==> run a: inputs <==
## sa_top
module sa_top (
    input  logic          clk_i,
    input  logic          rst_ni,
    input  logic          s_valid_i,
    input  logic          s_last_i,
    input  logic          m_ready_i,
    output logic          s_ready_o,
    output logic          m_valid_o,
    output logic          m_last_o,
    input  logic [ 15:0]  sx_data_i,
    input  logic [ 63:0]  sk_data_i,
    output logic [ 63:0]  m_data_o
);
make LEC_CHECK=0 ABC_AREA=1 CAP_MARGIN=15 CELL_PAD_IN_SITES_GLOBAL_PLACEMENT=1 CORE_ASPECT_RATIO=0.75 CORE_MARGIN=2 CORE_UTILIZATION=19 CTS_CLUSTER_DIAMETER=87 GPL_ROUTABILITY_DRIVEN=0 HOLD_SLACK_MARGIN=0.07 MIN_ROUTING_LAYER=met1 PLACE_DENSITY=0.6 SETUP_SLACK_MARGIN=1.36 SLEW_MARGIN=35 finish   # period 5.8 ns
run.sh (not shown) runs the stock make flow with config.mk's settings and CLKGATE_MAP_FILE=.
==> run b (differences from run a) <==
ABC_AREA = not set   (was 1)
CAP_MARGIN = 20   (was 15)
CORE_ASPECT_RATIO = not set   (was 0.75)
CORE_MARGIN = 4   (was 2)
CORE_UTILIZATION = 40   (was 19)
CTS_CLUSTER_DIAMETER = not set   (was 87)
GPL_ROUTABILITY_DRIVEN = not set   (was 0)
HOLD_SLACK_MARGIN = not set   (was 0.07)
MIN_ROUTING_LAYER = not set   (was met1)
PLACE_DENSITY = not set   (was 0.6)
SETUP_SLACK_MARGIN = not set   (was 1.36)
SLEW_MARGIN = 20   (was 35)
TNS_END_PERCENT = 35   (was not set)
==> flow/constraint.sdc (replaced) <==
create_clock -name core_clock -period 3.25 [get_ports {clk_i}]
set_input_delay 0.6500 -clock core_clock [delete_from_list [all_inputs] [get_ports {clk_i}]]
set_output_delay 0.6500 -clock core_clock [all_outputs]
set_load 0.01 [all_outputs]
==> run c (differences from run a) <==
ABC_AREA = not set   (was 1)
CAP_MARGIN = 40   (was 15)
CELL_PAD_IN_SITES_GLOBAL_PLACEMENT = 3   (was 1)
CORE_ASPECT_RATIO = 0.72   (was 0.75)
CORE_MARGIN = 4   (was 2)
CORE_UTILIZATION = 15   (was 19)
CTS_CLUSTER_DIAMETER = not set   (was 87)
CTS_CLUSTER_SIZE = 86   (was not set)
MAX_ROUTING_LAYER = met5   (was not set)
MIN_ROUTING_LAYER = met2   (was met1)
PLACE_DENSITY = not set   (was 0.6)
SETUP_SLACK_MARGIN = 0.67   (was 1.36)
SLEW_MARGIN = 10   (was 35)
TNS_END_PERCENT = 35   (was not set)
==> flow/constraint.sdc (replaced) <==
create_clock -name core_clock -period 3.25 [get_ports {clk_i}]
set_input_delay 0.6500 -clock core_clock [delete_from_list [all_inputs] [get_ports {clk_i}]]
set_output_delay 0.6500 -clock core_clock [all_outputs]
set_load 0.01 [all_outputs]
==> summary of the runs <==
Run a completed without violations. Run b ran to the end with violations: setup timing. Run c completed and failed the layout checks on setup timing. Die size: run c > run a > run b. In run b the first-iteration DRC count is lower than in run a, by 34%. Register-to-register slack: run c < run b < run a. Wire length, lowest first: run b, run a, run c. Total power: run c > run b > run a. Between run b and run a, the lower sequential power is in run a (gap about 74%, measured against run a).
==> figures <==
item                                                                                                        run a                                                   run b                                                   run c
Wire length of the first global-routing pass                                                       710000 microns                                          643000 microns                                          788000 microns
Bufs w/o clock                                                                                                293                                                    1217                                                    1847
Area share of and-or/or-and cells after synthesis                                                           0.169                                                   0.162                                                   0.162
Destination of the worst register-to-register timing path  i_sa.MR[2].MC[0].genblk1.MUL.temp_mul[11]$_SDFFE_PN0N_  i_sa.MR[3].MC[6].genblk1.MUL.temp_mul[11]$_SDFFE_PN0N_  i_sa.MR[1].MC[1].genblk1.MUL.temp_mul[11]$_SDFFE_PN0N_
Iteration tally of the first detailed-router pass                                                               6                                                       6                                                       8
Number of well taps                                                                                          9485                                                    4325                                                   11.6k
Worst reg2reg path startpoint                                                i_sa.i_tri_x.buffer[43]$_SDFFE_PN0N_                               i_sa.ki[240]$_SDFFE_PN0N_                                i_sa.ki[72]$_SDFFE_PN0N_
Combinational gate area                                                                              0.0811 sq mm                                            0.0860 sq mm                                            0.0895 sq mm
Net switching power figure                                                                                8340 uW                                                14100 uW                                                17000 uW
Count of tool warnings                                                                                         63                                                      55                                                      41
Status                                                                           no timing/DRC/antenna violations                              complete, but fails checks                              complete, but fails checks
Layout check failures                                                                                           -                                            setup timing                                            setup timing
Number of buffers created by CTS                                                                              213                                                     262                                                     274
Non-clock buffering overhead                                                                               0.0197                                                  0.0698                                                  0.0971
Via count of the first global-routing pass                                                                   115k                                                    112k                                                    186k


==> branch willow <==
sa_top again, from the RTL that the note above started with.
Settings: LEC_CHECK=0, CAP_MARGIN=20, CELL_PAD_IN_SITES_DETAIL_PLACEMENT=2, CELL_PAD_IN_SITES_GLOBAL_PLACEMENT=2, CORE_ASPECT_RATIO=1.14, CORE_MARGIN=8, CORE_UTILIZATION=47, CTS_CLUSTER_DIAMETER=319, CTS_CLUSTER_SIZE=42, GPL_TIMING_DRIVEN=0, HOLD_SLACK_MARGIN=-0.01, MAX_ROUTING_LAYER=met4, PLACE_DENSITY=0.56, SLEW_MARGIN=0; clock period 6.91 ns.
==> branch violet (differences from branch willow) <==
==> flow/config.mk (replaced) <==
export PLATFORM = sky130hd
export DESIGN_NAME = sa_top
export DESIGN_NICKNAME = sa_top
export VERILOG_FILES = /design/flow/design.v
export SDC_FILE = /design/flow/constraint.sdc
export NUM_CORES = 4
export LEC_CHECK = 0
export CAP_MARGIN = 20
export CELL_PAD_IN_SITES_GLOBAL_PLACEMENT = 1
export CORE_ASPECT_RATIO = 1.14
export CORE_MARGIN = 2
export CORE_UTILIZATION = 67
export MAX_ROUTING_LAYER = met5
export SETUP_SLACK_MARGIN = 0.71
export SLEW_MARGIN = 20
==> flow/constraint.sdc (replaced) <==
create_clock -name core_clock -period 3.96 [get_ports {clk_i}]
set_input_delay 0.7920 -clock core_clock [delete_from_list [all_inputs] [get_ports {clk_i}]]
set_output_delay 0.7920 -clock core_clock [all_outputs]
set_load 0.01 [all_outputs]
==> results <==
| quantity | branch willow | branch violet |
|---|---|---|
| Outcome | aborted with a tool error | aborted with a tool error |
| Last stage reached | global routing | global placement without I/O |
| Arithmetic-cell share of the synthesized area counting full adders, half adders and majority gates | 0.1949 | 0.1949 |
| Ao+oa area frac | 0.1625 | 0.1625 |
| Horizontal die dimension | 510.6 microns | 418.3 microns |
| Cell taking the most area after synthesis | dfxtp_1 | dfxtp_1 |
| Chip area from the yosys synthesis statistics | 131100 sq um | 131100 sq um |
| Post-synth tally of flip-flops with integrated enable | 0 | 0 |
| Basic Gates by Area | 0.2337 | 0.2337 |
| Nets at Floorplan | 18041 | 18041 |
| Initial Util | 0.4713 | 0.6736 |
| Multiplexer area fraction after synthesis | 0.004686 | 0.004686 |
| Standard-cell rows | 207 | 173 |
| Top flip-flop cell by instance count after synthesis | dfxtp_1 | dfxtp_1 |
| Die Footprint | 296100 sq um | 199200 sq um |
| Number of cells in the yosys synthesis report | 16260 | 16260 |
| Seq cells post-synth | 2013 | 2013 |
| Unique cell type count in the Yosys netlist | 84 | 84 |
| Post-synthesis async set-or-reset flop share | 0 | 0 |
| Core area | 278200 sq um | 194600 sq um |
| Instance count of the mapped netlist | 16260 | 16260 |
| Register share after synthesis | 0.3074 | 0.3074 |
| Count of synthesis-stage warnings from yosys | 9 | 9 |
| Cell area after synthesis | 131100 sq um | 131100 sq um |
| Cell with the most instances after synthesis | nand2_1 | nand2_1 |
| Synthesized area per cell | 8.062 sq um | 8.062 sq um |
| Die boundary height | 579.9 microns | 476.3 microns |


==> branch fjord: inputs <==
sa_top again, from the RTL that the note above started with.
Design sa_top, start of the top module:
module sa_top (
    input  logic          clk_i,
    input  logic          rst_ni,
    input  logic          s_valid_i,
    input  logic          s_last_i,
    input  logic          m_ready_i,
    output logic          s_ready_o,
    output logic          m_valid_o,
    output logic          m_last_o,
    input  logic [ 15:0]  sx_data_i,
    input  logic [ 63:0]  sk_data_i,
    output logic [ 63:0]  m_data_o
);
clock: 3.25 ns
lec_check: 0
cap_margin: 20
cell_pad_in_sites_global_placement: 3
core_aspect_ratio: 0.56
core_margin: 4
core_utilization: 15
hold_slack_margin: 0.07
max_routing_layer: met4
min_routing_layer: met2
slew_margin: 10
tns_end_percent: 35
==> branch tundra (differences from branch fjord) <==
- CELL_PAD_IN_SITES_GLOBAL_PLACEMENT: 3 -> not set
- CORE_ASPECT_RATIO: 0.56 -> not set
- CORE_MARGIN: 4 -> 2
- CORE_UTILIZATION: 15 -> 66
- HOLD_SLACK_MARGIN: 0.07 -> not set
- MAX_ROUTING_LAYER: met4 -> not set
- MIN_ROUTING_LAYER: met2 -> not set
- PLACE_DENSITY: not set -> 0.6
- SETUP_SLACK_MARGIN: not set -> 0.42
- SLEW_MARGIN: 10 -> 20
- TNS_END_PERCENT: 35 -> not set
==> flow/constraint.sdc (replaced) <==
create_clock -name core_clock -period 3.49 [get_ports {clk_i}]
set_input_delay 0.6980 -clock core_clock [delete_from_list [all_inputs] [get_ports {clk_i}]]
set_output_delay 0.6980 -clock core_clock [all_outputs]
set_load 0.01 [all_outputs]
==> branch onyx (differences from branch fjord) <==
- CAP_MARGIN: 20 -> 0
- CELL_PAD_IN_SITES_GLOBAL_PLACEMENT: 3 -> not set
- CORE_ASPECT_RATIO: 0.56 -> not set
- CORE_MARGIN: 4 -> 2
- CORE_UTILIZATION: 15 -> 72
- CTS_CLUSTER_DIAMETER: not set -> 28
- CTS_CLUSTER_SIZE: not set -> 46
- HOLD_SLACK_MARGIN: 0.07 -> not set
- MAX_ROUTING_LAYER: met4 -> not set
- MIN_ROUTING_LAYER: met2 -> not set
- PLACE_DENSITY: not set -> 0.6
- SETUP_SLACK_MARGIN: not set -> -0.19
- SLEW_MARGIN: 10 -> 20
- TNS_END_PERCENT: 35 -> not set
==> flow/constraint.sdc (replaced) <==
create_clock -name core_clock -period 3.49 [get_ports {clk_i}]
set_input_delay 0.6980 -clock core_clock [delete_from_list [all_inputs] [get_ports {clk_i}]]
set_output_delay 0.6980 -clock core_clock [all_outputs]
set_load 0.01 [all_outputs]
==> branch lagoon (differences from branch fjord) <==
- ABC_AREA: not set -> 1
- CELL_PAD_IN_SITES_GLOBAL_PLACEMENT: 3 -> 0
- CORE_ASPECT_RATIO: 0.56 -> 1.14
- CORE_MARGIN: 4 -> 2
- CORE_UTILIZATION: 15 -> 65
- CTS_CLUSTER_DIAMETER: not set -> 57
- HOLD_SLACK_MARGIN: 0.07 -> not set
- MAX_ROUTING_LAYER: met4 -> met5
- MIN_ROUTING_LAYER: met2 -> not set
- SLEW_MARGIN: 10 -> 20
- TNS_END_PERCENT: 35 -> not set
==> flow/constraint.sdc (replaced) <==
create_clock -name core_clock -period 5.43 [get_ports {clk_i}]
set_input_delay 1.0860 -clock core_clock [delete_from_list [all_inputs] [get_ports {clk_i}]]
set_output_delay 1.0860 -clock core_clock [all_outputs]
set_load 0.01 [all_outputs]
==> summary of the runs <==
Branch lagoon completed without violations. Branch fjord reached the layout checks and failed them: negative setup slack. Branch tundra ran to the end with violations: negative setup slack. Branch onyx produced a layout that fails on negative setup slack.
Register-to-register slack: branch lagoon > branch onyx > branch tundra > branch fjord.
Between branch onyx and branch lagoon, the lower synthesized cell count is in branch onyx (gap 17%, measured against branch lagoon).
Via count: branch fjord is higher than branch lagoon (31%).
Core utilization: branch onyx > branch tundra > branch lagoon > branch fjord.
Power: branch onyx > branch fjord > branch tundra > branch lagoon.
Wire length: branch tundra < branch lagoon < branch onyx < branch fjord.
Power and IR drop assume default switching activity.
